**design.v**
```verilog
module milestone1 (
	input logic CLOCK_50_I,                    
	input logic resetn,
	input  logic            M1_en,
	output  logic            M1_end,
	output logic   [17:0]   SRAM_address,
	input  logic   [15:0]   SRAM_read_data,
	output logic   [15:0]   SRAM_write_data,
	output logic            SRAM_we_n
);
typedef enum logic [6:0] {
  S_DELAY1,
	S_IDLE,
	IN_S_0,
	IN_S_1,
	IN_S_2,
	IN_S_3,
	IN_S_4,
	IN_S_5,
	IN_S_6,
	IN_S_7,
	IN_S_8,
	IN_S_9,
	IN_S_10,
	IN_S_11,
	IN_S_12,
	IN_S_13,
	IN_S_14,
	IN_S_15,
	IN_S_16,
	IN_S_17,
	IN_S_18,
	IN_S_19,
	IN_S_20,
	IN_S_21,
	CC_S0_0,
	CC_S0_1,
	CC_S0_2,
	CC_S0_3,
	CC_S0_4,
	CC_S0_5,
	CC_S1_0,
	CC_S1_1,
	CC_S1_2,
	CC_S1_3,
	CC_S1_4,
	CC_S1_5,
	EN_S_0,
	EN_S_1,
	EN_S_2,
	EN_S_3,
	EN_S_4,
	EN_S_5,
	EN_S_6,
	EN_S_7,
	EN_S_8,
	EN_S_9,
	EN_S_10,
	EN_S_11,
	EN_S_12,
	EN_S_13,
	EN_S_14,
	EN_S_15,
	EN_S_16,
	EN_S_17,
	EN_S_18,
	EN_S_19,
	EN_S_20,
	EN_S_21,
	EN_S_22,
	EN_S_23,
	EN_S_24,
	EN_S_25,
	EN_S_26,
	EN_S_27
} M1_state;
M1_state state;
parameter Yaddress = 18'd0,
Uaddress = 18'd38400,
Vaddress = 18'd57600,
RGBaddress = 18'd146944;
logic [17:0] data_counter;
logic [17:0] Y_counter;
logic [17:0] RGB_counter;
logic [17:0] U_counter; 
logic [9:0] Vert_count;
logic [9:0] Hori_count;
logic [15:0] Y;
logic [7:0] U [5:0];
logic [7:0] V [5:0];
logic [7:0] Ytest;
logic [7:0] Utest;
logic [7:0] Vtest;
logic [15:0] UPrime;
logic [15:0] VPrime;
logic [32:0] U_Even;
logic [32:0] U_Odd;
logic [32:0] V_Even;
logic [32:0] V_Odd;
logic [15:0] STORY;
logic [15:0] STORU;
logic [15:0] STORV;
logic [31:0] ans1;
logic [31:0] ans2;
logic [15:0] R;
logic [15:0] G;
logic [15:0] B;
logic [31:0] R0;
logic [31:0] G0;
logic [31:0] B0;
logic [31:0] R1;
logic [31:0] G1;
logic [31:0] B1;
logic [31:0] Mult_op_1, Mult_op_2, Mult_op_3, Mult_op_4, Mult_op_5, Mult_op_6, Mult_op_7, Mult_op_8;
logic [31:0] Mult_result1, Mult_result2, Mult_result3, Mult_result4;
logic [63:0] Mult_result_long1, Mult_result_long2, Mult_result_long3, Mult_result_long4;
assign Mult_result_long1 = Mult_op_1 * Mult_op_2;
assign Mult_result1 = Mult_result_long1[31:0];
assign Mult_result_long2 = Mult_op_3 * Mult_op_4;
assign Mult_result2 = Mult_result_long2[31:0];
assign Mult_result_long3 = Mult_op_5 * Mult_op_6;
assign Mult_result3 = Mult_result_long3[31:0];
assign Mult_result_long4 = Mult_op_7 * Mult_op_8;
assign Mult_result4 = Mult_result_long4[31:0];
always_comb begin
  			Mult_op_1 = 32'd0;
			Mult_op_2 = 32'd0;
			Mult_op_3 = 32'd0;
			Mult_op_4 = 32'd0;
			Mult_op_5 = 32'd0;
			Mult_op_6 = 32'd0;
			Mult_op_7 = 32'd0;
			Mult_op_8 = 32'd0;
	case(state)
		IN_S_5: begin
			Mult_op_1 = {24'd0,U[0]};
			Mult_op_2 = 32'd21;
			Mult_op_3 = {24'd0,V[0]};
			Mult_op_4 = 32'd21;
		end
		IN_S_6: begin
			Mult_op_1 = {24'd0,U[0]};
			Mult_op_2 = 32'd52;
			Mult_op_3 = {24'd0,V[0]};
			Mult_op_4 = 32'd52;
		end
		IN_S_7: begin
			Mult_op_1 = {24'd0,U[0]};
			Mult_op_2 = 32'd159;
			Mult_op_3 = {24'd0,V[0]};
			Mult_op_4 = 32'd159;
		end
		IN_S_8: begin
			Mult_op_1 = {24'd0,U[1]};
			Mult_op_2 = 32'd159;
			Mult_op_3 = {24'd0,V[1]};
			Mult_op_4 = 32'd159;
		end
		IN_S_9: begin
			Mult_op_1 = {24'd0,U[2]};
			Mult_op_2 = 32'd52;
			Mult_op_3 = {24'd0,V[2]};
			Mult_op_4 = 32'd52;
		end
		IN_S_10: begin
			Mult_op_1 = {24'd0,U[3]};
			Mult_op_2 = 32'd21;
			Mult_op_3 = {24'd0,V[3]};
			Mult_op_4 = 32'd21;
			Mult_op_5 = {24'd0,Y[15:8]}-32'd16;
			Mult_op_6 = 32'd76284;
			Mult_op_7 = {24'd0,Y[7:0]}-32'd16;
			Mult_op_8 = 32'd76284;
		end
		IN_S_11: begin
			Mult_op_1 = {24'd0,U[0]};
			Mult_op_2 = 32'd21;
			Mult_op_3 = {24'd0,V[0]};
			Mult_op_4 = 32'd21;
			Mult_op_5 = {24'd0,VPrime[15:8]}-32'd128;
			Mult_op_6 = 32'd104595;
			Mult_op_7 = {24'd0,VPrime[7:0]}-32'd128;
			Mult_op_8 = 32'd104595;
		end
		IN_S_12: begin
			Mult_op_1 = {24'd0,U[0]};
			Mult_op_2 = 32'd52;
			Mult_op_3 = {24'd0,V[0]};
			Mult_op_4 = 32'd52;
			Mult_op_5 = {24'd0,UPrime[15:8]}-32'd128;
			Mult_op_6 = 32'd25624;
			Mult_op_7 = {24'd0,UPrime[7:0]}-32'd128;
			Mult_op_8 = 32'd25624;
		end
		IN_S_13: begin
			Mult_op_1 = {24'd0,U[1]};
			Mult_op_2 = 32'd159;
			Mult_op_3 = {24'd0,V[1]};
			Mult_op_4 = 32'd159;
			Mult_op_5 = {24'd0,VPrime[15:8]}-32'd128;
			Mult_op_6 = 32'd53281;
			Mult_op_7 = {24'd0,VPrime[7:0]}-32'd128;
			Mult_op_8 = 32'd53281;
		end
		IN_S_14: begin
			Mult_op_1 = {24'd0,U[2]};
			Mult_op_2 = 32'd159;
			Mult_op_3 = {24'd0,V[2]};
			Mult_op_4 = 32'd159;
			Mult_op_5 = {24'd0,UPrime[15:8]}-32'd128;
			Mult_op_6 = 32'd132251;
			Mult_op_7 = {24'd0,UPrime[7:0]}-32'd128;
			Mult_op_8 = 32'd132251;;
		end
		IN_S_15: begin
			Mult_op_1 = {24'd0,U[3]};
			Mult_op_2 = 32'd52;
			Mult_op_3 = {24'd0,V[3]};
			Mult_op_4 = 32'd52;
		end
		IN_S_16: begin
			Mult_op_1 = {24'd0,U[4]};
			Mult_op_2 = 32'd21;
			Mult_op_3 = {24'd0,V[4]};
			Mult_op_4 = 32'd21;
			Mult_op_5 = {24'd0,Y[15:8]}-32'd16;
			Mult_op_6 = 32'd76284;
			Mult_op_7 = {24'd0,Y[7:0]}-32'd16;
			Mult_op_8 = 32'd76284;
		end
		IN_S_17: begin
			Mult_op_1 = {24'd0,U[0]};
			Mult_op_2 = 32'd21;
			Mult_op_3 = {24'd0,V[0]};
			Mult_op_4 = 32'd21;
			Mult_op_5 = {24'd0,VPrime[15:8]}-32'd128;
			Mult_op_6 = 32'd104595;
			Mult_op_7 = {24'd0,VPrime[7:0]}-32'd128;
			Mult_op_8 = 32'd104595;
		end
		IN_S_18: begin
			Mult_op_1 = {24'd0,U[1]};
			Mult_op_2 = 32'd52;
			Mult_op_3 = {24'd0,V[1]};
			Mult_op_4 = 32'd52;
			Mult_op_5 = {24'd0,UPrime[15:8]}-32'd128;
			Mult_op_6 = 32'd25624;
			Mult_op_7 = {24'd0,UPrime[7:0]}-32'd128;
			Mult_op_8 = 32'd25624;
		end
		IN_S_19: begin
			Mult_op_1 = {24'd0,U[2]};
			Mult_op_2 = 32'd159;
			Mult_op_3 = {24'd0,V[2]};
			Mult_op_4 = 32'd159;
			Mult_op_5 = {24'd0,VPrime[15:8]}-32'd128;
			Mult_op_6 = 32'd53281;
			Mult_op_7 = {24'd0,VPrime[7:0]}-32'd128;
			Mult_op_8 = 32'd53281;
		end
		IN_S_20: begin
			Mult_op_1 = {24'd0,U[3]};
			Mult_op_2 = 32'd159;
			Mult_op_3 = {24'd0,V[3]};
			Mult_op_4 = 32'd159;
			Mult_op_5 = {24'd0,UPrime[15:8]}-32'd128;
			Mult_op_6 = 32'd132251;
			Mult_op_7 = {24'd0,UPrime[7:0]}-32'd128;
			Mult_op_8 = 32'd132251;
		end
		IN_S_21: begin
			Mult_op_1 = {24'd0,U[4]};
			Mult_op_2 = 32'd52;
			Mult_op_3 = {24'd0,V[4]};
			Mult_op_4 = 32'd52;
		end
		CC_S0_0: begin
			Mult_op_1 = {24'd0,U[5]};
			Mult_op_2 = 32'd21;
			Mult_op_3 = {24'd0,V[5]};
			Mult_op_4 = 32'd21;
			Mult_op_5 = {24'd0,Y[15:8]}-32'd16;
			Mult_op_6 = 32'd76284;
			Mult_op_7 = {24'd0,Y[7:0]}-32'd16;
			Mult_op_8 = 32'd76284;
		end
		CC_S0_1: begin
			Mult_op_1 = {24'd0,U[0]};
			Mult_op_2 = 32'd21;
			Mult_op_3 = {24'd0,V[0]};
			Mult_op_4 = 32'd21;
			Mult_op_5 = {24'd0,VPrime[15:8]}-32'd128;
			Mult_op_6 = 32'd104595;
			Mult_op_7 = {24'd0,VPrime[7:0]}-32'd128;
			Mult_op_8 = 32'd104595;
		end
		CC_S0_2: begin
			Mult_op_1 = {24'd0,U[1]};
			Mult_op_2 = 32'd52;
			Mult_op_3 = {24'd0,V[1]};
			Mult_op_4 = 32'd52;
			Mult_op_5 = {24'd0,UPrime[15:8]}-32'd128;
			Mult_op_6 = 32'd25624;
			Mult_op_7 = {24'd0,UPrime[7:0]}-32'd128;
			Mult_op_8 = 32'd25624;
		end
		CC_S0_3: begin
			Mult_op_1 = {24'd0,U[2]};
			Mult_op_2 = 32'd159;
			Mult_op_3 = {24'd0,V[2]};
			Mult_op_4 = 32'd159;
			Mult_op_5 = {24'd0,VPrime[15:8]}-32'd128;
			Mult_op_6 = 32'd53281;
			Mult_op_7 = {24'd0,VPrime[7:0]}-32'd128;
			Mult_op_8 = 32'd53281;	
		end
		CC_S0_4: begin
			Mult_op_1 = {24'd0,U[3]};
			Mult_op_2 = 32'd159;
			Mult_op_3 = {24'd0,V[3]};
			Mult_op_4 = 32'd159;
			Mult_op_5 = {24'd0,UPrime[15:8]}-32'd128;
			Mult_op_6 = 32'd132251;
			Mult_op_7 = {24'd0,UPrime[7:0]}-32'd128;
			Mult_op_8 = 32'd132251;
		end
		CC_S0_5: begin
			Mult_op_1 = {24'd0,U[4]};
			Mult_op_2 = 32'd52;
			Mult_op_3 = {24'd0,V[4]};
			Mult_op_4 = 32'd52;
		end
		CC_S1_0: begin
			Mult_op_1 = {24'd0,U[5]};
			Mult_op_2 = 32'd21;
			Mult_op_3 = {24'd0,V[5]};
			Mult_op_4 = 32'd21;
			Mult_op_5 = {24'd0,Y[15:8]}-32'd16;
			Mult_op_6 = 32'd76284;
			Mult_op_7 = {24'd0,Y[7:0]}-32'd16;
			Mult_op_8 = 32'd76284;
		end
		CC_S1_1: begin
			Mult_op_1 = {24'd0,U[0]};
			Mult_op_2 = 32'd21;
			Mult_op_3 = {24'd0,V[0]};
			Mult_op_4 = 32'd21;
			Mult_op_5 = {24'd0,VPrime[15:8]}-32'd128;
			Mult_op_6 = 32'd104595;
			Mult_op_7 = {24'd0,VPrime[7:0]}-32'd128;
			Mult_op_8 = 32'd104595;
		end
		CC_S1_2: begin
			Mult_op_1 = {24'd0,U[1]};
			Mult_op_2 = 32'd52;
			Mult_op_3 = {24'd0,V[1]};
			Mult_op_4 = 32'd52;
			Mult_op_5 = {24'd0,UPrime[15:8]}-32'd128;
			Mult_op_6 = 32'd25624;
			Mult_op_7 = {24'd0,UPrime[7:0]}-32'd128;
			Mult_op_8 = 32'd25624;
		end
		CC_S1_3: begin
			Mult_op_1 = {24'd0,U[2]};
			Mult_op_2 = 32'd159;
			Mult_op_3 = {24'd0,V[2]};
			Mult_op_4 = 32'd159;
			Mult_op_5 = {24'd0,VPrime[15:8]}-32'd128;
			Mult_op_6 = 32'd53281;
			Mult_op_7 = {24'd0,VPrime[7:0]}-32'd128;
			Mult_op_8 = 32'd53281;
		end
		CC_S1_4: begin
			Mult_op_1 = {24'd0,U[3]};
			Mult_op_2 = 32'd159;
			Mult_op_3 = {24'd0,V[3]};
			Mult_op_4 = 32'd159;
			Mult_op_5 = {24'd0,UPrime[15:8]}-32'd128;
			Mult_op_6 = 32'd132251;
			Mult_op_7 = {24'd0,UPrime[7:0]}-32'd128;
			Mult_op_8 = 32'd132251;
		end
		CC_S1_5: begin
			Mult_op_1 = {24'd0,U[4]};
			Mult_op_2 = 32'd52;
			Mult_op_3 = {24'd0,V[4]};
			Mult_op_4 = 32'd52;
		end
		EN_S_0: begin
			Mult_op_1 = {24'd0,U[5]};
			Mult_op_2 = 32'd21;
			Mult_op_3 = {24'd0,V[5]};
			Mult_op_4 = 32'd21;
			Mult_op_5 = {24'd0,Y[15:8]}-32'd16;
			Mult_op_6 = 32'd76284;
			Mult_op_7 = {24'd0,Y[7:0]}-32'd16;
			Mult_op_8 = 32'd76284;
		end
		EN_S_1: begin
			Mult_op_1 = {24'd0,U[1]};
			Mult_op_2 = 32'd21;
			Mult_op_3 = {24'd0,V[1]};
			Mult_op_4 = 32'd21;
			Mult_op_5 = {24'd0,VPrime[15:8]}-32'd128;
			Mult_op_6 = 32'd104595;
			Mult_op_7 = {24'd0,VPrime[7:0]}-32'd128;
			Mult_op_8 = 32'd104595;
		end
		EN_S_2: begin
			Mult_op_1 = {24'd0,U[2]};
			Mult_op_2 = 32'd52;
			Mult_op_3 = {24'd0,V[2]};
			Mult_op_4 = 32'd52;
			Mult_op_5 = {24'd0,UPrime[15:8]}-32'd128;
			Mult_op_6 = 32'd25624;
			Mult_op_7 = {24'd0,UPrime[7:0]}-32'd128;
			Mult_op_8 = 32'd25624;
		end
		EN_S_3: begin
			Mult_op_1 = {24'd0,U[3]};
			Mult_op_2 = 32'd159;
			Mult_op_3 = {24'd0,V[3]};
			Mult_op_4 = 32'd159;
			Mult_op_5 = {24'd0,VPrime[15:8]}-32'd128;
			Mult_op_6 = 32'd53281;
			Mult_op_7 = {24'd0,VPrime[7:0]}-32'd128;
			Mult_op_8 = 32'd53281;	
		end
		EN_S_4: begin
			Mult_op_1 = {24'd0,U[4]};
			Mult_op_2 = 32'd159;
			Mult_op_3 = {24'd0,V[4]};
			Mult_op_4 = 32'd159;
			Mult_op_5 = {24'd0,UPrime[15:8]}-32'd128;
			Mult_op_6 = 32'd132251;
			Mult_op_7 = {24'd0,UPrime[7:0]}-32'd128;
			Mult_op_8 = 32'd132251;
		end
		EN_S_5: begin
			Mult_op_1 = {24'd0,U[5]};
			Mult_op_2 = 32'd52;
			Mult_op_3 = {24'd0,V[5]};
			Mult_op_4 = 32'd52;
		end
		EN_S_6: begin
			Mult_op_1 = {24'd0,U[5]};
			Mult_op_2 = 32'd21;
			Mult_op_3 = {24'd0,V[5]};
			Mult_op_4 = 32'd21;
			Mult_op_5 = {24'd0,Y[15:8]}-32'd16;
			Mult_op_6 = 32'd76284;
			Mult_op_7 = {24'd0,Y[7:0]}-32'd16;
			Mult_op_8 = 32'd76284;
		end
		EN_S_7: begin
			Mult_op_1 = {24'd0,U[2]};
			Mult_op_2 = 32'd21;
			Mult_op_3 = {24'd0,V[2]};
			Mult_op_4 = 32'd21;
			Mult_op_5 = {24'd0,VPrime[15:8]}-32'd128;
			Mult_op_6 = 32'd104595;
			Mult_op_7 = {24'd0,VPrime[7:0]}-32'd128;
			Mult_op_8 = 32'd104595;
		end
		EN_S_8: begin
			Mult_op_1 = {24'd0,U[3]};
			Mult_op_2 = 32'd52;
			Mult_op_3 = {24'd0,V[3]};
			Mult_op_4 = 32'd52;
			Mult_op_5 = {24'd0,UPrime[15:8]}-32'd128;
			Mult_op_6 = 32'd25624;
			Mult_op_7 = {24'd0,UPrime[7:0]}-32'd128;
			Mult_op_8 = 32'd25624;
		end
		EN_S_9: begin
			Mult_op_1 = {24'd0,U[4]};
			Mult_op_2 = 32'd159;
			Mult_op_3 = {24'd0,V[4]};
			Mult_op_4 = 32'd159;
			Mult_op_5 = {24'd0,VPrime[15:8]}-32'd128;
			Mult_op_6 = 32'd53281;
			Mult_op_7 = {24'd0,VPrime[7:0]}-32'd128;
			Mult_op_8 = 32'd53281;
		end
		EN_S_10: begin
			Mult_op_1 = {24'd0,U[5]};
			Mult_op_2 = 32'd159;
			Mult_op_3 = {24'd0,V[5]};
			Mult_op_4 = 32'd159;
			Mult_op_5 = {24'd0,UPrime[15:8]}-32'd128;
			Mult_op_6 = 32'd132251;
			Mult_op_7 = {24'd0,UPrime[7:0]}-32'd128;
			Mult_op_8 = 32'd132251;
		end
		EN_S_11: begin
			Mult_op_1 = {24'd0,U[5]};
			Mult_op_2 = 32'd52;
			Mult_op_3 = {24'd0,V[5]};
			Mult_op_4 = 32'd52;
		end
		EN_S_12: begin
			Mult_op_1 = {24'd0,U[5]};
			Mult_op_2 = 32'd21;
			Mult_op_3 = {24'd0,V[5]};
			Mult_op_4 = 32'd21;
			Mult_op_5 = {24'd0,Y[15:8]}-32'd16;
			Mult_op_6 = 32'd76284;
			Mult_op_7 = {24'd0,Y[7:0]}-32'd16;
			Mult_op_8 = 32'd76284;
		end
		EN_S_13: begin
			Mult_op_1 = {24'd0,U[3]};
			Mult_op_2 = 32'd21;
			Mult_op_3 = {24'd0,V[3]};
			Mult_op_4 = 32'd21;
			Mult_op_5 = {24'd0,VPrime[15:8]}-32'd128;
			Mult_op_6 = 32'd104595;
			Mult_op_7 = {24'd0,VPrime[7:0]}-32'd128;
			Mult_op_8 = 32'd104595;
		end
		EN_S_14: begin
			Mult_op_1 = {24'd0,U[4]};
			Mult_op_2 = 32'd52;
			Mult_op_3 = {24'd0,V[4]};
			Mult_op_4 = 32'd52;
			Mult_op_5 = {24'd0,UPrime[15:8]}-32'd128;
			Mult_op_6 = 32'd25624;
			Mult_op_7 = {24'd0,UPrime[7:0]}-32'd128;
			Mult_op_8 = 32'd25624;
		end
		EN_S_15: begin
			Mult_op_1 = {24'd0,U[5]};
			Mult_op_2 = 32'd159;
			Mult_op_3 = {24'd0,V[5]};
			Mult_op_4 = 32'd159;
			Mult_op_5 = {24'd0,VPrime[15:8]}-32'd128;
			Mult_op_6 = 32'd53281;
			Mult_op_7 = {24'd0,VPrime[7:0]}-32'd128;
			Mult_op_8 = 32'd53281;	
			end
		EN_S_16: begin
			Mult_op_1 = {24'd0,U[5]};
			Mult_op_2 = 32'd159;
			Mult_op_3 = {24'd0,V[5]};
			Mult_op_4 = 32'd159;
			Mult_op_5 = {24'd0,UPrime[15:8]}-32'd128;
			Mult_op_6 = 32'd132251;
			Mult_op_7 = {24'd0,UPrime[7:0]}-32'd128;
			Mult_op_8 = 32'd132251;
		end
		EN_S_17: begin
			Mult_op_1 = {24'd0,U[5]};
			Mult_op_2 = 32'd52;
			Mult_op_3 = {24'd0,V[5]};
			Mult_op_4 = 32'd52;
		end
		EN_S_18: begin
			Mult_op_1 = {24'd0,U[5]};
			Mult_op_2 = 32'd21;
			Mult_op_3 = {24'd0,V[5]};
			Mult_op_4 = 32'd21;
			Mult_op_5 = {24'd0,Y[15:8]}-32'd16;
			Mult_op_6 = 32'd76284;
			Mult_op_7 = {24'd0,Y[7:0]}-32'd16;
			Mult_op_8 = 32'd76284;
		end
		EN_S_19: begin
			Mult_op_5 = {24'd0,VPrime[15:8]}-32'd128;
			Mult_op_6 = 32'd104595;
			Mult_op_7 = {24'd0,VPrime[7:0]}-32'd128;
			Mult_op_8 = 32'd104595;
		end
		EN_S_20: begin
			Mult_op_5 = {24'd0,UPrime[15:8]}-32'd128;
			Mult_op_6 = 32'd25624;
			Mult_op_7 = {24'd0,UPrime[7:0]}-32'd128;
			Mult_op_8 = 32'd25624;
		end
		EN_S_21: begin
			Mult_op_5 = {24'd0,VPrime[15:8]}-32'd128;
			Mult_op_6 = 32'd53281;
			Mult_op_7 = {24'd0,VPrime[7:0]}-32'd128;
			Mult_op_8 = 32'd53281;
		end
		EN_S_22: begin
			Mult_op_5 = {24'd0,UPrime[15:8]}-32'd128;
			Mult_op_6 = 32'd132251;
			Mult_op_7 = {24'd0,UPrime[7:0]}-32'd128;
			Mult_op_8 = 32'd132251;
		end
		endcase
	end
	always_ff @ (posedge CLOCK_50_I or negedge resetn) begin
		if (resetn == 1'b0) begin	
			state <= S_IDLE;
			SRAM_we_n <= 1'b1;
			SRAM_write_data <= 16'd0;
			SRAM_address <= 18'd0;
			data_counter <= 18'd0;
			Y_counter <= 18'd0;
			RGB_counter <= 18'd0;
			Vert_count <= 10'd0;
			Hori_count <= 10'd0;
			M1_end <= 1'b0;
			Y <= 16'd0;
			UPrime <= 16'd0; 
			VPrime <= 16'd0;
			STORU <= 16'd0;
			STORV <= 16'd0;
			R <= 16'd0;
			G <= 16'd0;
			B <= 16'd0;
			R0 <= 32'd0;
			G0 <= 32'd0;
			B0 <= 32'd0;
			R1 <= 32'd0;
			G1 <= 32'd0;
			B1 <= 32'd0;
			{U[5], U[4], U[3], U[2], U[1], U[0]} <= 48'd0;
			{V[5], V[4], V[3], V[2], V[1], V[0]} <= 48'd0;
			ans1 <= 32'd0;
			ans2 <= 32'd0;
			end else begin
			case (state)
				S_IDLE: begin		
					if (Hori_count == 10'd319) begin
						Vert_count <= Vert_count + 10'd1;
						Hori_count <= 10'd0;
						data_counter <= data_counter - 18'd1;
					end
					if (Vert_count == 10'd239 && Hori_count == 10'd319) begin
						M1_end <= 1'b1;
					end
					if (M1_en == 1'b1 && M1_end!=1'b1 && !(Vert_count == 10'd239 && Hori_count == 10'd319))
					state <= IN_S_0;	
				end
				S_DELAY1: begin
				  state <= IN_S_0;	
				end
				IN_S_0: begin
				  SRAM_address <= Uaddress + data_counter;
					SRAM_we_n <= 1'b1;
					state <= IN_S_1;
				end
				IN_S_1: begin
				  SRAM_address <= Vaddress + data_counter;
					data_counter <= data_counter +18'd1;
					SRAM_we_n <= 1'b1;
					state <= IN_S_2;
				end
				IN_S_2: begin
				  SRAM_address <= Uaddress + data_counter;
					SRAM_we_n <= 1'b1;
					state <= IN_S_3;
				end
				IN_S_3: begin
				  SRAM_address <= Vaddress + data_counter;
				  data_counter <= data_counter +18'd1;
					SRAM_we_n <= 1'b1;
					U[0] <= SRAM_read_data[15:8];
					U[1] <= SRAM_read_data[7:0];
					state <= IN_S_4;
				end
				IN_S_4: begin
				  SRAM_address <= Yaddress + Y_counter;
					Y_counter <= Y_counter + 18'd1;
					SRAM_we_n <= 1'b1;
					V[0] <= SRAM_read_data[15:8];
					V[1] <= SRAM_read_data[7:0];
					state <= IN_S_5;
				end
				IN_S_5: begin
				  SRAM_address <= Uaddress + data_counter;
					SRAM_we_n <= 1'b1;
					ans1 <= $signed(Mult_result1);
					ans2 <= $signed(Mult_result2);
					U[2] <= SRAM_read_data[15:8];
					U[3] <= SRAM_read_data[7:0];
					state <= IN_S_6;
				end
				IN_S_6: begin
					SRAM_address <= Vaddress + data_counter;
					data_counter <= data_counter +18'd1;
					SRAM_we_n <= 1'b1;
					ans1 <= $signed(ans1-Mult_result1);
					ans2 <= $signed(ans2-Mult_result2);
					V[2] <= SRAM_read_data[15:8];
					V[3] <= SRAM_read_data[7:0];
					state <= IN_S_7;
				end
				IN_S_7: begin
					SRAM_we_n <= 1'b1;
					Y <= SRAM_read_data;
					Ytest <= SRAM_read_data[15:8];
					ans1 <= $signed(ans1+Mult_result1);
					ans2 <= $signed(ans2+Mult_result2);
					state <= IN_S_8;
				end
				IN_S_8: begin
					SRAM_we_n <= 1'b1;
					ans1 <= $signed(ans1+Mult_result1);
					ans2 <= $signed(ans2+Mult_result2);
					U[4] <= SRAM_read_data[15:8];
					U[5] <= SRAM_read_data[7:0];
					state <= IN_S_9;
				end
				IN_S_9: begin
					ans1 <= $signed(ans1-Mult_result1);
					ans2 <= $signed(ans2-Mult_result2);
					V[4] <= SRAM_read_data[15:8];
					V[5] <= SRAM_read_data[7:0];
					state <= IN_S_10;
				end
				IN_S_10: begin
					UPrime[15:8] <= U[0];
					UPrime[7:0] <= $signed(ans1+Mult_result1+8'd128) >>8;
					ans1 <= $signed(ans1+Mult_result1+8'd128) >> 8;
					Utest <= $signed(ans1+Mult_result1+8'd128) >> 8;
					VPrime[15:8] <= V[0];
					VPrime[7:0] <= $signed(ans2+Mult_result2+8'd128) >> 8;			
					ans2 <= $signed(ans2+Mult_result2+8'd128) >> 8;
					Vtest <= $signed(ans2+Mult_result2+8'd128) >> 8;
					R0 <= $signed(Mult_result3);
					G0 <= $signed(Mult_result3);
					B0 <= $signed(Mult_result3);
					R1 <= $signed(Mult_result4);
					G1 <= $signed(Mult_result4);
					B1 <= $signed(Mult_result4);
					state <= IN_S_11;
				end
				IN_S_11: begin
					ans1 <= $signed(Mult_result1);
					ans2 <= $signed(Mult_result2);
					R0 <= $signed(R0 + Mult_result3);
					R1 <= $signed(R1 + Mult_result4);
					state <= IN_S_12;
				end
				IN_S_12: begin
				  SRAM_address <= Yaddress + Y_counter;
					Y_counter <= Y_counter + 18'd1;
					SRAM_we_n <= 1'b1;
					ans1 <= $signed(ans1-Mult_result1);
					ans2 <= $signed(ans2-Mult_result2);
					G0 <= $signed(G0 - Mult_result3);
					G1 <= $signed(G1 - Mult_result4);
					state <= IN_S_13;
				end
				IN_S_13: begin
					SRAM_address <= Yaddress + Y_counter;
					Y_counter <= Y_counter + 18'd1;
					SRAM_we_n <= 1'b1;
					ans1 <= $signed(ans1+Mult_result1);
					ans2 <= $signed(ans2+Mult_result2);
					G0 <= $signed(G0 - Mult_result3);
					G1 <= $signed(G1 - Mult_result4);
					state <= IN_S_14;
				end
				IN_S_14: begin
				  SRAM_address <= Uaddress + data_counter;
					SRAM_we_n <= 1'b1;
					Hori_count <= Hori_count + 10'd1;
					ans1 <= $signed(ans1+Mult_result1);
					ans2 <= $signed(ans2+Mult_result2);
					B0 <= $signed(B0 + Mult_result3);
					B1 <= $signed(B1 + Mult_result4);
					state <= IN_S_15;
				end
				IN_S_15: begin
					SRAM_address <= Vaddress + data_counter;
					data_counter <= data_counter + 18'd1;
					SRAM_we_n <= 1'b1;
					Y <= SRAM_read_data;
					ans1 <= $signed(ans1-Mult_result1);
					ans2 <= $signed(ans2-Mult_result2);
					R[15:8] <= R0[31] ? 8'd0 : |R0[30:24] ? 8'd255 : R0[23:16];
					G[15:8] <= G0[31] ? 8'd0 : |G0[30:24] ? 8'd255 : G0[23:16];
					B[15:8] <= B0[31] ? 8'd0 : |B0[30:24] ? 8'd255 : B0[23:16];
					R[7:0] <= R1[31] ? 8'd0 : |R1[30:24] ? 8'd255 : R1[23:16];
					G[7:0] <= G1[31] ? 8'd0 : |G1[30:24] ? 8'd255 : G1[23:16];
					B[7:0] <= B1[31] ? 8'd0 : |B1[30:24] ? 8'd255 : B1[23:16];
					SRAM_we_n <= 1'b1;
					state <= IN_S_16;
				end
				IN_S_16: begin
					SRAM_address <= RGBaddress + RGB_counter;
					SRAM_write_data <= {R[15:8],G[15:8]};
					RGB_counter <= RGB_counter + 18'd1;
					STORY <= SRAM_read_data;
					UPrime[15:8] <= U[1];
					UPrime[7:0] <= $signed(ans1+Mult_result1+8'd128) >> 8;
					VPrime[15:8] <= V[1];
					VPrime[7:0] <= $signed(ans2+Mult_result2+8'd128) >> 8;			
					R0 <= $signed(Mult_result3);
					G0 <= $signed(Mult_result3);
					B0 <= $signed(Mult_result3);
					R1 <= $signed(Mult_result4);
					G1 <= $signed(Mult_result4);
					B1 <= $signed(Mult_result4);
					SRAM_we_n <= 1'b0;
					state <= IN_S_17;
				end
				IN_S_17: begin
					STORU <= SRAM_read_data;
					SRAM_address <= RGBaddress + RGB_counter;
					SRAM_write_data <= {B[15:8],R[7:0]};
					RGB_counter <= RGB_counter + 18'd1;
					ans1 <= $signed(Mult_result1);
					ans2 <= $signed(Mult_result2);
					R0 <= $signed(R0 + Mult_result3);
					R1 <= $signed(R1 + Mult_result4);
					SRAM_we_n <= 1'b0;
					state <= IN_S_18;
				end
				IN_S_18: begin
					STORV <= SRAM_read_data;
					SRAM_address <= RGBaddress + RGB_counter;
					SRAM_write_data <= {G[7:0],B[7:0]};
					RGB_counter <= RGB_counter + 18'd1;
					ans1 <= $signed(ans1-Mult_result1);
					ans2 <= $signed(ans2-Mult_result2);
					G0 <= $signed(G0 - Mult_result3);
					G1 <= $signed(G1 - Mult_result4);
					SRAM_we_n <= 1'b0;
					state <= IN_S_19;
				end
				IN_S_19: begin
					SRAM_address <= Yaddress + Y_counter;
					Y_counter <= Y_counter + 18'd1;
					SRAM_we_n <= 1'b1;
					Y <= STORY;
					ans1 <= $signed(ans1+Mult_result1);
					ans2 <= $signed(ans2+Mult_result2);
					G0 <= $signed(G0 - Mult_result3);
					G1 <= $signed(G1 - Mult_result4);
					state <= IN_S_20;
				end
				IN_S_20: begin
					SRAM_we_n <= 1'b1;
					ans1 <= $signed(ans1+Mult_result1);
					ans2 <= $signed(ans2+Mult_result2);
					B0 <= $signed(B0 + Mult_result3);
					B1 <= $signed(B1 + Mult_result4);
					state <= IN_S_21;
				end
				IN_S_21: begin
					SRAM_we_n <= 1'b1;
					Hori_count <= Hori_count + 10'd2;
					ans1 <= $signed(ans1-Mult_result1);
					ans2 <= $signed(ans2-Mult_result2);
					R[15:8] <= R0[31] ? 8'd0 : |R0[30:24] ? 8'd255 : R0[23:16];
					G[15:8] <= G0[31] ? 8'd0 : |G0[30:24] ? 8'd255 : G0[23:16];
					B[15:8] <= B0[31] ? 8'd0 : |B0[30:24] ? 8'd255 : B0[23:16];
					R[7:0] <= R1[31] ? 8'd0 : |R1[30:24] ? 8'd255 : R1[23:16];
					G[7:0] <= G1[31] ? 8'd0 : |G1[30:24] ? 8'd255 : G1[23:16];
					B[7:0] <= B1[31] ? 8'd0 : |B1[30:24] ? 8'd255 : B1[23:16];
					Hori_count <= Hori_count + 10'd2;
					state <= CC_S0_0;
					U_counter <= 18'd5;
				end
				CC_S0_0: begin	
					SRAM_address <= RGBaddress + RGB_counter;
					SRAM_write_data <= {R[15:8],G[15:8]};
					RGB_counter <= RGB_counter + 18'd1;
					STORY <= SRAM_read_data;
					UPrime[15:8] <= U[2];
					UPrime[7:0] <= $signed(ans1+Mult_result1+8'd128) >> 8;
					VPrime[15:8] <= V[2];
					VPrime[7:0] <= $signed(ans2+Mult_result2+8'd128) >> 8;			
					R0 <= Mult_result3;
					G0 <= Mult_result3;
					B0 <= Mult_result3;
					R1 <= Mult_result4;
					G1 <= Mult_result4;
					B1 <= Mult_result4;
					U[0] <= U[1];
					U[1] <= U[2];
					U[2] <= U[3];
					U[3] <= U[4];
					U[4] <= U[5];	
					U[5] <= STORU[15:8];
					V[0] <= V[1];
					V[1] <= V[2];
					V[2] <= V[3];
					V[3] <= V[4];
					V[4] <= V[5];	
					V[5] <= STORV[15:8];
					SRAM_we_n <= 1'b0;
					state <= CC_S0_1;	
				end
				CC_S0_1: begin
					Hori_count <= Hori_count + 10'd2;
					SRAM_address <= RGBaddress + RGB_counter;
					SRAM_write_data <= {B[15:8],R[7:0]};
					RGB_counter <= RGB_counter + 18'd1;
					ans1 <= $signed(Mult_result1);
					ans2 <= $signed(Mult_result2);
					R0 <= $signed(R0 + Mult_result3);
					R1 <= $signed(R1 + Mult_result4);
					SRAM_we_n <= 1'b0;
					state <= CC_S0_2;	
				end
				CC_S0_2: begin
					SRAM_address <= RGBaddress + RGB_counter;
					SRAM_write_data <= {G[7:0],B[7:0]};
					RGB_counter <= RGB_counter + 18'd1;
					ans1 <= $signed(ans1-Mult_result1);
					ans2 <= $signed(ans2-Mult_result2);
					G0 <= $signed(G0 - Mult_result3);
					G1 <= $signed(G1 - Mult_result4);
					SRAM_we_n <= 1'b0;
					state <= CC_S0_3;	
				end
				CC_S0_3: begin
					SRAM_address <= Yaddress + Y_counter;
					Y_counter <= Y_counter + 18'd1;
					Y <= STORY;
					SRAM_we_n <= 1'b1;
					ans1 <= $signed(ans1+Mult_result1);
					ans2 <= $signed(ans2+Mult_result2);
					G0 <= $signed(G0 - Mult_result3);
					G1 <= $signed(G1 - Mult_result4);
					state <= CC_S0_4;	
				end
				CC_S0_4: begin
					SRAM_address <= Uaddress + data_counter;
					SRAM_we_n <= 1'b1;
					ans1 <= $signed(ans1+Mult_result1);
					ans2 <= $signed(ans2+Mult_result2);
					B0 <= $signed(B0 + Mult_result3);
					B1 <= $signed(B1 + Mult_result4);
					state <= CC_S0_5;	
				end
				CC_S0_5: begin
					SRAM_address <= Vaddress + data_counter;
					data_counter <= data_counter + 18'd1;
					U_counter <= U_counter + 18'd1;
					SRAM_we_n <= 1'b1;
					ans1 <= $signed(ans1-Mult_result1);
					ans2 <= $signed(ans2-Mult_result2);
					R[15:8] <= R0[31] ? 8'd0 : |R0[30:24] ? 8'd255 : R0[23:16];
					G[15:8] <= G0[31] ? 8'd0 : |G0[30:24] ? 8'd255 : G0[23:16];
					B[15:8] <= B0[31] ? 8'd0 : |B0[30:24] ? 8'd255 : B0[23:16];
					R[7:0] <= R1[31] ? 8'd0 : |R1[30:24] ? 8'd255 : R1[23:16];
					G[7:0] <= G1[31] ? 8'd0 : |G1[30:24] ? 8'd255 : G1[23:16];
					B[7:0] <= B1[31] ? 8'd0 : |B1[30:24] ? 8'd255 : B1[23:16];
					state <= CC_S1_0;	
				end
				CC_S1_0: begin	
					Hori_count <= Hori_count + 10'd2;
					SRAM_address <= RGBaddress + RGB_counter;
					SRAM_write_data <= {R[15:8],G[15:8]};
					RGB_counter <= RGB_counter + 18'd1;
					STORY <= SRAM_read_data;
					UPrime[15:8] <= U[2];
					UPrime[7:0] <= $signed(ans1+Mult_result1+8'd128) >> 8;
					VPrime[15:8] <= V[2];
					VPrime[7:0] <= $signed(ans2+Mult_result2+8'd128) >> 8;			
					R0 <= $signed(Mult_result3);
					G0 <= $signed(Mult_result3);
					B0 <= $signed(Mult_result3);
					R1 <= $signed(Mult_result4);
					G1 <= $signed(Mult_result4);
					B1 <= $signed(Mult_result4);
					U[0] <= U[1];
					U[1] <= U[2];
					U[2] <= U[3];
					U[3] <= U[4];
					U[4] <= U[5];	
					U[5] <= STORU[7:0];
					V[0] <= V[1];
					V[1] <= V[2];
					V[2] <= V[3];
					V[3] <= V[4];
					V[4] <= V[5];	
					V[5] <= STORV[7:0];
					SRAM_we_n <= 1'b0;
					state <= CC_S1_1;	
				end
				CC_S1_1: begin
					STORU <= SRAM_read_data;
					SRAM_address <= RGBaddress + RGB_counter;
					SRAM_write_data <= {B[15:8],R[7:0]};
					RGB_counter <= RGB_counter + 18'd1;
					ans1 <= $signed(Mult_result1);
					ans2 <= $signed(Mult_result2);
					R0 <= $signed(R0 + Mult_result3);
					R1 <= $signed(R1 + Mult_result4);
					SRAM_we_n <= 1'b0;
					state <= CC_S1_2;	
				end
				CC_S1_2: begin
					STORV <= SRAM_read_data;
					SRAM_address <= RGBaddress + RGB_counter;
					SRAM_write_data <= {G[7:0],B[7:0]};
					RGB_counter <= RGB_counter + 18'd1;
					ans1 <= $signed(ans1-Mult_result1);
					ans2 <= $signed(ans2-Mult_result2);
					G0 <= $signed(G0 - Mult_result3);
					G1 <= $signed(G1 - Mult_result4);
					SRAM_we_n <= 1'b0;
					state <= CC_S1_3;	
				end
				CC_S1_3: begin
					SRAM_address <= Yaddress + Y_counter;
					Y_counter <= Y_counter + 18'd1;
					Y <= STORY;
					SRAM_we_n <= 1'b1;
					ans1 <= $signed(ans1+Mult_result1);
					ans2 <= $signed(ans2+Mult_result2);
					G0 <= $signed(G0 - Mult_result3);
					G1 <= $signed(G1 - Mult_result4);
					state <= CC_S1_4;	
				end
				CC_S1_4: begin
					SRAM_we_n <= 1'b1;
					ans1 <= $signed(ans1+Mult_result1);
					ans2 <= $signed(ans2+Mult_result2);
					B0 <= $signed(B0 + Mult_result3);
					B1 <= $signed(B1 + Mult_result4);
					state <= CC_S1_5;	
				end
				CC_S1_5: begin
					ans1 <= $signed(ans1-Mult_result1);
					ans2 <= $signed(ans2-Mult_result2);
					R[15:8] <= R0[31] ? 8'd0 : |R0[30:24] ? 8'd255 : R0[23:16];
					G[15:8] <= G0[31] ? 8'd0 : |G0[30:24] ? 8'd255 : G0[23:16];
					B[15:8] <= B0[31] ? 8'd0 : |B0[30:24] ? 8'd255 : B0[23:16];
					R[7:0] <= R1[31] ? 8'd0 : |R1[30:24] ? 8'd255 : R1[23:16];
					G[7:0] <= G1[31] ? 8'd0 : |G1[30:24] ? 8'd255 : G1[23:16];
					B[7:0] <= B1[31] ? 8'd0 : |B1[30:24] ? 8'd255 : B1[23:16];
					SRAM_we_n <= 1'b1;
					if (Hori_count == 10'd311) 
					   state <= EN_S_0;
					else 
					   state <= CC_S0_0;	
				end
				EN_S_0: begin	
					SRAM_address <= RGBaddress + RGB_counter;
					SRAM_write_data <= {R[15:8],G[15:8]};
					RGB_counter <= RGB_counter + 18'd1;
					STORY <= SRAM_read_data;
					UPrime[15:8] <= U[2];
					UPrime[7:0] <= $signed(ans1+Mult_result1+8'd128) >> 8;
					VPrime[15:8] <= V[2];
					VPrime[7:0] <= $signed(ans2+Mult_result2+8'd128) >> 8;			
					R0 <= $signed(Mult_result3);
					G0 <= $signed(Mult_result3);
					B0 <= $signed(Mult_result3);
					R1 <= $signed(Mult_result4);
					G1 <= $signed(Mult_result4);
					B1 <= $signed(Mult_result4);
					SRAM_we_n <= 1'b0;
					state <= EN_S_1;	
				end
				EN_S_1: begin
					SRAM_address <= RGBaddress + RGB_counter;
					SRAM_write_data <= {B[15:8],R[7:0]};
					RGB_counter <= RGB_counter + 18'd1;
					ans1 <= $signed(Mult_result1);
					ans2 <= $signed(Mult_result2);
					R0 <= $signed(R0 + Mult_result3);
					R1 <= $signed(R1 + Mult_result4);
					SRAM_we_n <= 1'b0;
					state <= EN_S_2;	
				end
				EN_S_2: begin
					SRAM_address <= RGBaddress + RGB_counter;
					SRAM_write_data <= {G[7:0],B[7:0]};
					RGB_counter <= RGB_counter + 18'd1;
					ans1 <= $signed(ans1-Mult_result1);
					ans2 <= $signed(ans2-Mult_result2);
					G0 <= $signed(G0 - Mult_result3);
					G1 <= $signed(G1 - Mult_result4);
					SRAM_we_n <= 1'b0;
					state <= EN_S_3;	
				end
				EN_S_3: begin
					SRAM_address <= Yaddress + Y_counter;
					Y_counter <= Y_counter + 18'd1;
					SRAM_we_n <= 1'b1;
					Y <= STORY;
					ans1 <= $signed(ans1+Mult_result1);
					ans2 <= $signed(ans2+Mult_result2);
					G0 <= $signed(G0 - Mult_result3);
					G1 <= $signed(G1 - Mult_result4);
					state <= EN_S_4;	
				end
				EN_S_4: begin
					SRAM_we_n <= 1'b1;
					ans1 <= $signed(ans1+Mult_result1);
					ans2 <= $signed(ans2+Mult_result2);
					B0 <= $signed(B0 + Mult_result3);
					B1 <= $signed(B1 + Mult_result4);
					state <= EN_S_5;	
				end
				EN_S_5: begin
					Hori_count <= Hori_count + 10'd2;
					SRAM_we_n <= 1'b1;
					ans1 <= $signed(ans1-Mult_result1);
					ans2 <= $signed(ans2-Mult_result2);
					R[15:8] <= R0[31] ? 8'd0 : |R0[30:24] ? 8'd255 : R0[23:16];
					G[15:8] <= G0[31] ? 8'd0 : |G0[30:24] ? 8'd255 : G0[23:16];
					B[15:8] <= B0[31] ? 8'd0 : |B0[30:24] ? 8'd255 : B0[23:16];
					R[7:0] <= R1[31] ? 8'd0 : |R1[30:24] ? 8'd255 : R1[23:16];
					G[7:0] <= G1[31] ? 8'd0 : |G1[30:24] ? 8'd255 : G1[23:16];
					B[7:0] <= B1[31] ? 8'd0 : |B1[30:24] ? 8'd255 : B1[23:16];
					SRAM_we_n <= 1'b1;
					state <= EN_S_6;	
				end
				EN_S_6: begin
					SRAM_address <= RGBaddress + RGB_counter;
					SRAM_write_data <= {R[15:8],G[15:8]};
					RGB_counter <= RGB_counter + 18'd1;
					STORY <= SRAM_read_data;
					UPrime[15:8] <= U[3];
					UPrime[7:0] <= $signed(ans1+Mult_result1+8'd128) >> 8;
					VPrime[15:8] <= V[3];
					VPrime[7:0] <= $signed(ans2+Mult_result2+8'd128) >> 8;			
					R0 <= $signed(Mult_result3);
					G0 <= $signed(Mult_result3);
					B0 <= $signed(Mult_result3);
					R1 <= $signed(Mult_result4);
					G1 <= $signed(Mult_result4);
					B1 <= $signed(Mult_result4);
					SRAM_we_n <= 1'b0;
					state <= EN_S_7;
				end
				EN_S_7: begin
					SRAM_address <= RGBaddress + RGB_counter;
					SRAM_write_data <= {B[15:8],R[7:0]};
					RGB_counter <= RGB_counter + 18'd1;
					ans1 <= $signed(Mult_result1);
					ans2 <= $signed(Mult_result2);
					R0 <= $signed(R0 + Mult_result3);
					R1 <= $signed(R1 + Mult_result4);
					SRAM_we_n <= 1'b0;	
					state <= EN_S_8;
				end
				EN_S_8: begin
					SRAM_address <= RGBaddress + RGB_counter;
					SRAM_write_data <= {G[7:0],B[7:0]};
					RGB_counter <= RGB_counter + 18'd1;
					ans1 <= $signed(ans1-Mult_result1);
					ans2 <= $signed(ans2-Mult_result2);
					G0 <= $signed(G0 - Mult_result3);
					G1 <= $signed(G1 - Mult_result4);
					SRAM_we_n <= 1'b0;	
					state <= EN_S_9;
				end
				EN_S_9: begin
					SRAM_address <= Yaddress + Y_counter;
					Y_counter <= Y_counter + 18'd1;
					SRAM_we_n <= 1'b1;
					Y <= STORY;
					ans1 <= $signed(ans1+Mult_result1);
					ans2 <= $signed(ans2+Mult_result2);
					G0 <= $signed(G0 - Mult_result3);
					G1 <= $signed(G1 - Mult_result4);
					state <= EN_S_10;
				end
				EN_S_10: begin
					SRAM_we_n <= 1'b1;
					ans1 <= $signed(ans1+Mult_result1);
					ans2 <= $signed(ans2+Mult_result2);
					B0 <= $signed(B0 + Mult_result3);
					B1 <= $signed(B1 + Mult_result4);
					state <= EN_S_11;
				end
				EN_S_11: begin
					SRAM_we_n <= 1'b1;
					Hori_count <= Hori_count + 10'd2;
					ans1 <= $signed(ans1-Mult_result1);
					ans2 <= $signed(ans2-Mult_result2);
					R[15:8] <= R0[31] ? 8'd0 : |R0[30:24] ? 8'd255 : R0[23:16];
					G[15:8] <= G0[31] ? 8'd0 : |G0[30:24] ? 8'd255 : G0[23:16];
					B[15:8] <= B0[31] ? 8'd0 : |B0[30:24] ? 8'd255 : B0[23:16];
					R[7:0] <= R1[31] ? 8'd0 : |R1[30:24] ? 8'd255 : R1[23:16];
					G[7:0] <= G1[31] ? 8'd0 : |G1[30:24] ? 8'd255 : G1[23:16];
					B[7:0] <= B1[31] ? 8'd0 : |B1[30:24] ? 8'd255 : B1[23:16];
					state <= EN_S_12;
				end
				EN_S_12: begin
					SRAM_address <= RGBaddress + RGB_counter;
					SRAM_write_data <= {R[15:8],G[15:8]};
					RGB_counter <= RGB_counter + 18'd1;
					STORY <= SRAM_read_data;
					UPrime[15:8] <= U[4];
					UPrime[7:0] <= $signed(ans1+Mult_result1+8'd128) >> 8;
					VPrime[15:8] <= V[4];
					VPrime[7:0] <= $signed(ans2+Mult_result2+8'd128) >> 8;			
					R0 <= $signed(Mult_result3);
					G0 <= $signed(Mult_result3);
					B0 <= $signed(Mult_result3);
					R1 <= $signed(Mult_result4);
					G1 <= $signed(Mult_result4);
					B1 <= $signed(Mult_result4);
					SRAM_we_n <= 1'b0;
					state <= EN_S_13;
				end
				EN_S_13: begin
					SRAM_address <= RGBaddress + RGB_counter;
					SRAM_write_data <= {B[15:8],R[7:0]};
					RGB_counter <= RGB_counter + 18'd1;
					ans1 <= $signed(Mult_result1);
					ans2 <= $signed(Mult_result2);
					R0 <= $signed(R0 + Mult_result3);
					R1 <= $signed(R1 + Mult_result4);
					SRAM_we_n <= 1'b0;
					state <= EN_S_14;
				end
				EN_S_14: begin
					SRAM_address <= RGBaddress + RGB_counter;
					SRAM_write_data <= {G[7:0],B[7:0]};
					RGB_counter <= RGB_counter + 18'd1;
					ans1 <= $signed(ans1-Mult_result1);
					ans2 <= $signed(ans2-Mult_result2);
					G0 <= $signed(G0 - Mult_result3);
					G1 <= $signed(G1 - Mult_result4);
					SRAM_we_n <= 1'b0;
					state <= EN_S_15;
				end
				EN_S_15: begin
					SRAM_we_n <= 1'b1;
					Y <= STORY;
					ans1 <= $signed(ans1+Mult_result1);
					ans2 <= $signed(ans2+Mult_result2);
					G0 <= $signed(G0 - Mult_result3);
					G1 <= $signed(G1 - Mult_result4);
					state <= EN_S_16;
				end
				EN_S_16: begin
					SRAM_we_n <= 1'b1;
					ans1 <= $signed(ans1+Mult_result1);
					ans2 <= $signed(ans2+Mult_result2);
					B0 <= $signed(B0 + Mult_result3);
					B1 <= $signed(B1 + Mult_result4);
					state <= EN_S_17;
				end
				EN_S_17: begin
					SRAM_we_n <= 1'b1;
					ans1 <= $signed(ans1-Mult_result1);
					ans2 <= $signed(ans2-Mult_result2);
					R[15:8] <= R0[31] ? 8'd0 : |R0[30:24] ? 8'd255 : R0[23:16];
					G[15:8] <= G0[31] ? 8'd0 : |G0[30:24] ? 8'd255 : G0[23:16];
					B[15:8] <= B0[31] ? 8'd0 : |B0[30:24] ? 8'd255 : B0[23:16];
					R[7:0] <= R1[31] ? 8'd0 : |R1[30:24] ? 8'd255 : R1[23:16];
					G[7:0] <= G1[31] ? 8'd0 : |G1[30:24] ? 8'd255 : G1[23:16];
					B[7:0] <= B1[31] ? 8'd0 : |B1[30:24] ? 8'd255 : B1[23:16];
					SRAM_we_n <= 1'b1;
					state <= EN_S_18;
				end
				EN_S_18: begin
					SRAM_address <= RGBaddress + RGB_counter;
					SRAM_write_data <= {R[15:8],G[15:8]};
					RGB_counter <= RGB_counter + 18'd1;
					Hori_count <= Hori_count + 10'd2;
					UPrime[15:8] <= U[5];
					UPrime[7:0] <= $signed(ans1+Mult_result1+8'd128) >> 8;
					VPrime[15:8] <= V[5];
					VPrime[7:0] <= $signed(ans2+Mult_result2+8'd128) >> 8;			
					R0 <= $signed(Mult_result3);
					G0 <= $signed(Mult_result3);
					B0 <= $signed(Mult_result3);
					R1 <= $signed(Mult_result4);
					G1 <= $signed(Mult_result4);
					B1 <= $signed(Mult_result4);
					SRAM_we_n <= 1'b0;
					state <= EN_S_19;
				end
				EN_S_19: begin
					SRAM_address <= RGBaddress + RGB_counter;
					SRAM_write_data <= {B[15:8],R[7:0]};
					RGB_counter <= RGB_counter + 18'd1;
					R0 <= $signed(R0 + Mult_result3);
					R1 <= $signed(R1 + Mult_result4);
					SRAM_we_n <= 1'b0;
					state <= EN_S_20;
				end
				EN_S_20: begin
					SRAM_address <= RGBaddress + RGB_counter;
					SRAM_write_data <= {G[7:0],B[7:0]};
					RGB_counter <= RGB_counter + 18'd1;
					G0 <= $signed(G0 - Mult_result3);
					G1 <= $signed(G1 - Mult_result4);
					SRAM_we_n <= 1'b0;
					state <= EN_S_21;
				end
				EN_S_21: begin
					SRAM_we_n <= 1'b1;
					G0 <= $signed(G0 - Mult_result3);
					G1 <= $signed(G1 - Mult_result4);
					state <= EN_S_22;
				end
				EN_S_22: begin
					SRAM_we_n <= 1'b1;
					B0 <= $signed(B0 + Mult_result3);
					B1 <= $signed(B1 + Mult_result4);
					state <= EN_S_23;
				end
				EN_S_23: begin
					Hori_count <= Hori_count + 10'd2;
					SRAM_we_n <= 1'b1;
					R[15:8] <= R0[31] ? 8'd0 : |R0[30:24] ? 8'd255 : R0[23:16];
					G[15:8] <= G0[31] ? 8'd0 : |G0[30:24] ? 8'd255 : G0[23:16];
					B[15:8] <= B0[31] ? 8'd0 : |B0[30:24] ? 8'd255 : B0[23:16];
					R[7:0] <= R1[31] ? 8'd0 : |R1[30:24] ? 8'd255 : R1[23:16];
					G[7:0] <= G1[31] ? 8'd0 : |G1[30:24] ? 8'd255 : G1[23:16];
					B[7:0] <= B1[31] ? 8'd0 : |B1[30:24] ? 8'd255 : B1[23:16];
					SRAM_we_n <= 1'b1;
					state <= EN_S_24;
				end
				EN_S_24: begin
					SRAM_address <= RGBaddress + RGB_counter;
					SRAM_write_data <= {R[15:8],G[15:8]};
					RGB_counter <= RGB_counter + 18'd1;
					SRAM_we_n <= 1'b0;
					state <= EN_S_25;
				end
				EN_S_25: begin
					SRAM_address <= RGBaddress + RGB_counter;
					SRAM_write_data <= {B[15:8],R[7:0]};
					RGB_counter <= RGB_counter + 18'd1;
					SRAM_we_n <= 1'b0;
					state <= EN_S_26;
				end
				EN_S_26: begin
					SRAM_address <= RGBaddress + RGB_counter;
					SRAM_write_data <= {G[7:0],B[7:0]};
					RGB_counter <= RGB_counter + 18'd1;
					SRAM_we_n <= 1'b0;
					state <= EN_S_27;
				end
				EN_S_27: begin
				  SRAM_we_n <= 1'b1;
				  state <= S_IDLE;
				end
				default: state <= S_IDLE;
			endcase
		end
	end
	endmodule
```
**run.sh**
```bash
#!/bin/bash
# the make line also repeats each setting of config.mk as NAME=value (left out here)
make -C /OpenROAD-flow-scripts/flow DESIGN_CONFIG=/design/flow/config.mk WORK_HOME=/design/flow/orfs CLKGATE_MAP_FILE= finish
```
**config.mk**
```make
export PLATFORM = sky130hd
export DESIGN_NAME = milestone1
export DESIGN_NICKNAME = milestone1
export VERILOG_FILES = /design/flow/design.v
export SDC_FILE = /design/flow/constraint.sdc
export NUM_CORES = 4
export LEC_CHECK = 0
export ABC_AREA = 1
export CAP_MARGIN = 20
export CORE_MARGIN = 2
export CORE_UTILIZATION = 72
export CTS_CLUSTER_DIAMETER = 235
export CTS_CLUSTER_SIZE = 10
export PLACE_DENSITY = 0.41
export SLEW_MARGIN = 20
```
**constraint.sdc**
```tcl
create_clock -name core_clock -period 7.03 [get_ports {CLOCK_50_I}]
set_input_delay 1.4060 -clock core_clock [delete_from_list [all_inputs] [get_ports {CLOCK_50_I}]]
set_output_delay 1.4060 -clock core_clock [all_outputs]
set_load 0.01 [all_outputs]
```
==> GITHUB_STEP_SUMMARY, run 1 <==
### Flow metrics

| Metric | Value |
|---|---|
| Comb area leader | simple AND/OR/NAND/NOR gates |
| Init Core Util | 72.82% |
| Post-DP HPWL | 200200 um |
| Max-area cell share | 22.27% |
| Syn. warnings | 3 |
| Placement Setup Slack | -2.007 ns |
| Yosys adder share | 23.08% |
| Top cells by count, synth | nand2_1 (2132), inv_1 (1805), nor2_1 (736), o21ai_0 (619), dfrtp_1 (595) |
| Async SR Flop Fraction | 97.39% |
| Ys cells | 9347 |
| Core ar. | 91800 um^2 |
| MUX area fraction | 0.02995% |
| Mean Syn Cell Area | 7.152 um^2 |
| Register area share after synthesis | 23.03% |
| Mapped cell area | 66850 um^2 |
| Placer congestion estimate | 1.184 |
| PortBufs | 54 |
| Cells after synthesis | 9347 |
| Chip area | 95300 um^2 |
| FF+latch count, synth | 612 |
| Area leader, netlist | dfrtp_1 |
| Post-synth top flop | dfrtp_1 |
| Die X | 308.7 um |
| Rows | 111 |
| Die height | 308.7 um |
| Unique cell types | 80 |
| Err | [ERROR DPL-0033] detailed placement checks failed during check placement. |
| Top cells by area | dfrtp_1 (22%), fa_1 (13%), nand2_1 (12%) |
| Ao+oa area frac | 15.07% |
| Status | did not finish |
| XOR-XNOR Cells, Area Fraction | 3.300% |
| Yosys Chip Area | 66850 um^2 |
| Count of flip-flops with a built-in enable after synthesis | 16 |
| Fail Step | clock tree synthesis (4_1_cts) |
| Yosys top cell by instances | nand2_1 |
| I/O pins | 55 |
| Simple Share, Synth | 23.67% |
==> metrics by stage <==
step / hold slack (ns) / instances / util, % / area [um^2]
2_1_floorplan: 0.4456 / 9348 / - / 69130
3_3_place_gp: 0.4557 / 12020 / 89.75 / 82400
3_5_place_dp: 0.4654 / 12020 / 89.76 / 82400
==> run 2: changes to the inputs <==
ABC_AREA = unset   (was 1)
CTS_CLUSTER_DIAMETER = 398   (was 235)
CTS_CLUSTER_SIZE = 95   (was 10)
PLACE_DENSITY = 0.38   (was 0.41)
SETUP_SLACK_MARGIN = 2.27   (was unset)
clock period = 7.9 ns   (was 7.03 ns; I/O delays follow)
==> GITHUB_STEP_SUMMARY, run 2 <==
### Flow metrics

| Metric | Value |
|---|---|
| Count of flip-flops with a built-in enable after synthesis | 16 (unchanged) |
| CTS Buf Count | 10 |
| Comb area leader | adder cells |
| Cells after synthesis | 7323 (-22%) |
| Die height | 299.1 um (-3.1%) |
| FF+latch count, synth | 612 (unchanged) |
| Unique cell types | 116 (+45%) |
| Num Clock Sinks | 612 |
| Async SR Flop Fraction | 97.39% (unchanged) |
| Top cells by count, synth | inv_1 (869), nor2_1 (728), nand2_1 (623), dfrtp_1 (595), a21oi_1 (579) |
| Rows | 108 (-2.7%) |
| Max-area cell share | 23.74% (+1.5 points) |
| Yosys Chip Area | 62710 um^2 (-6.2%) |
| Hold bufs inserted after CTS | 0 |
| Register area share after synthesis | 24.55% (+1.5 points) |
| XOR-XNOR Cells, Area Fraction | 6.135% (+2.8 points) |
| Yosys top cell by instances | inv_1 |
| Placer congestion estimate | 1.054 (-11%) |
| Yosys adder share | 24.89% (+1.8 points) |
| H-tree lvl count | 1 |
| PortBufs | 54 (unchanged) |
| Top cells by area | dfrtp_1 (24%), fa_1 (14%), ha_1 (10%) |
| Simple Share, Synth | 14.27% (-9.4 points) |
| I/O pins | 55 (unchanged) |
| Tot GR Track Use | 71.83% |
| Core ar. | 86480 um^2 (-5.8%) |
| Die X | 299.1 um (-3.1%) |
| Err | [ERROR GRT-0116] Global routing finished with congestion. Check the congestion regions in the DRC Viewer. |
| Post-synth top flop | dfrtp_1 |
| Status | did not finish |
| Placement Setup Slack | -2.247 ns (-0.2401 ns) |
| Chip area | 89480 um^2 (-6.1%) |
| Ys cells | 7323 (-22%) |
| Fail Step | global routing (5_1_grt) |
| Clock root buffer | clkbuf_16 |
| Area leader, netlist | dfrtp_1 |
| Post-DP HPWL | 178300 um (-11%) |
| Mapped cell area | 62710 um^2 (-6.2%) |
| Ao+oa area frac | 20.43% (+5.4 points) |
| Syn. warnings | 3 (unchanged) |
| MUX area fraction | 2.318% (+2.3 points) |
| Init Core Util | 72.51% (-0.31 points) |
| Mean Syn Cell Area | 8.564 um^2 (+20%) |
| Gr ovfl total | 4 |
| Clock tree buffer depth | 3 |
run 2: repair_timing:
item	4_1_cts
pin swaps	275
buffers inserted	146
setup endpoints to repair	248
gates resized	483
gates cloned	3
run 2: through the flow:
stage,setup TNS (ns),cells,instance area [um^2]
after global placement,-172.97,9677,76380
after floorplan,-76.21,7324,64380
after detailed placement,-229.13,9677,76380
after CTS,-169.84,9842,80060
run 2: layer usage:
| metal | GRT overflow | GRT usage (%) |
|---|---|---|
| met1 | 0 | 73.53 |
| met2 | 1 | 92.10 |
| met3 | 1 | 51.89 |
| met4 | 2 | 67.71 |
| met5 | 0 | 22.86 |
==> run 3: changes to the inputs <==
CAP_MARGIN = 15   (was 20)
CORE_UTILIZATION = 66   (was 72)
CTS_CLUSTER_DIAMETER = unset   (was 398)
CTS_CLUSTER_SIZE = unset   (was 95)
PLACE_DENSITY = unset   (was 0.38)
SETUP_SLACK_MARGIN = unset   (was 2.27)
clock period = 8.31 ns   (was 7.9 ns; I/O delays follow)
==> GITHUB_STEP_SUMMARY, run 3 <==
### Flow metrics

| Metric | Value |
|---|---|
| Clock root buffer | clkbuf_16 |
| Count of flip-flops with a built-in enable after synthesis | 16 (unchanged) |
| Top cells by area | dfrtp_1 (24%), fa_1 (14%), ha_1 (10%) |
| Area leader, netlist | dfrtp_1 |
| Core ar. | 94590 um^2 (+9.4%) |
| Ys cells | 7323 (unchanged) |
| Post-DP HPWL | 169500 um (-4.9%) |
| Cells after synthesis | 7323 (unchanged) |
| Init Core Util | 66.30% (-6.2 points) |
| Rows | 113 (+4.6%) |
| XOR-XNOR Cells, Area Fraction | 6.135% (unchanged) |
| Placer congestion estimate | 1.041 (-1.2%) |
| Yosys top cell by instances | inv_1 |
| FF+latch count, synth | 612 (unchanged) |
| Syn. warnings | 3 (unchanged) |
| Yosys Chip Area | 62710 um^2 (unchanged) |
| Die X | 312.3 um (+4.4%) |
| Comb area leader | adder cells |
| Simple Share, Synth | 14.27% (unchanged) |
| CTS Buf Count | 75 (+65) |
| H-tree lvl count | 3 (+2) |
| Ao+oa area frac | 20.43% (unchanged) |
| Hold bufs inserted after CTS | 0 (unchanged) |
| Max-area cell share | 23.74% (unchanged) |
| PortBufs | 54 (unchanged) |
| Status | did not finish |
| Mean Syn Cell Area | 8.564 um^2 (unchanged) |
| Chip area | 97500 um^2 (+9.0%) |
| Unique cell types | 116 (unchanged) |
| MUX area fraction | 2.318% (unchanged) |
| I/O pins | 55 (unchanged) |
| Yosys adder share | 24.89% (unchanged) |
| Fail Step | global routing (5_1_grt) |
| Register area share after synthesis | 24.55% (unchanged) |
| Mapped cell area | 62710 um^2 (unchanged) |
| Post-synth top flop | dfrtp_1 |
| Num Clock Sinks | 612 (unchanged) |
| Clock tree buffer depth | 3 (unchanged) |
| Top cells by count, synth | inv_1 (869), nor2_1 (728), nand2_1 (623), dfrtp_1 (595), a21oi_1 (579) |
| Die height | 312.3 um (+4.4%) |
| Async SR Flop Fraction | 97.39% (unchanged) |
run 3: stage by stage:
stage / setup slack [ns] / area [um^2] / instances
floorplan: -1.401 / 63990 / 7324
global placement: -1.832 / 75660 / 9733
detailed placement: -2.029 / 75700 / 9734
CTS: -1.356 / 81510 / 9982
run 3: timing repair:
action / CTS
endpoints found under the hold margin: 0
buffers inserted: 116
setup endpoints to repair: 185
gates resized: 511
cloned: 2
pin swaps: 230
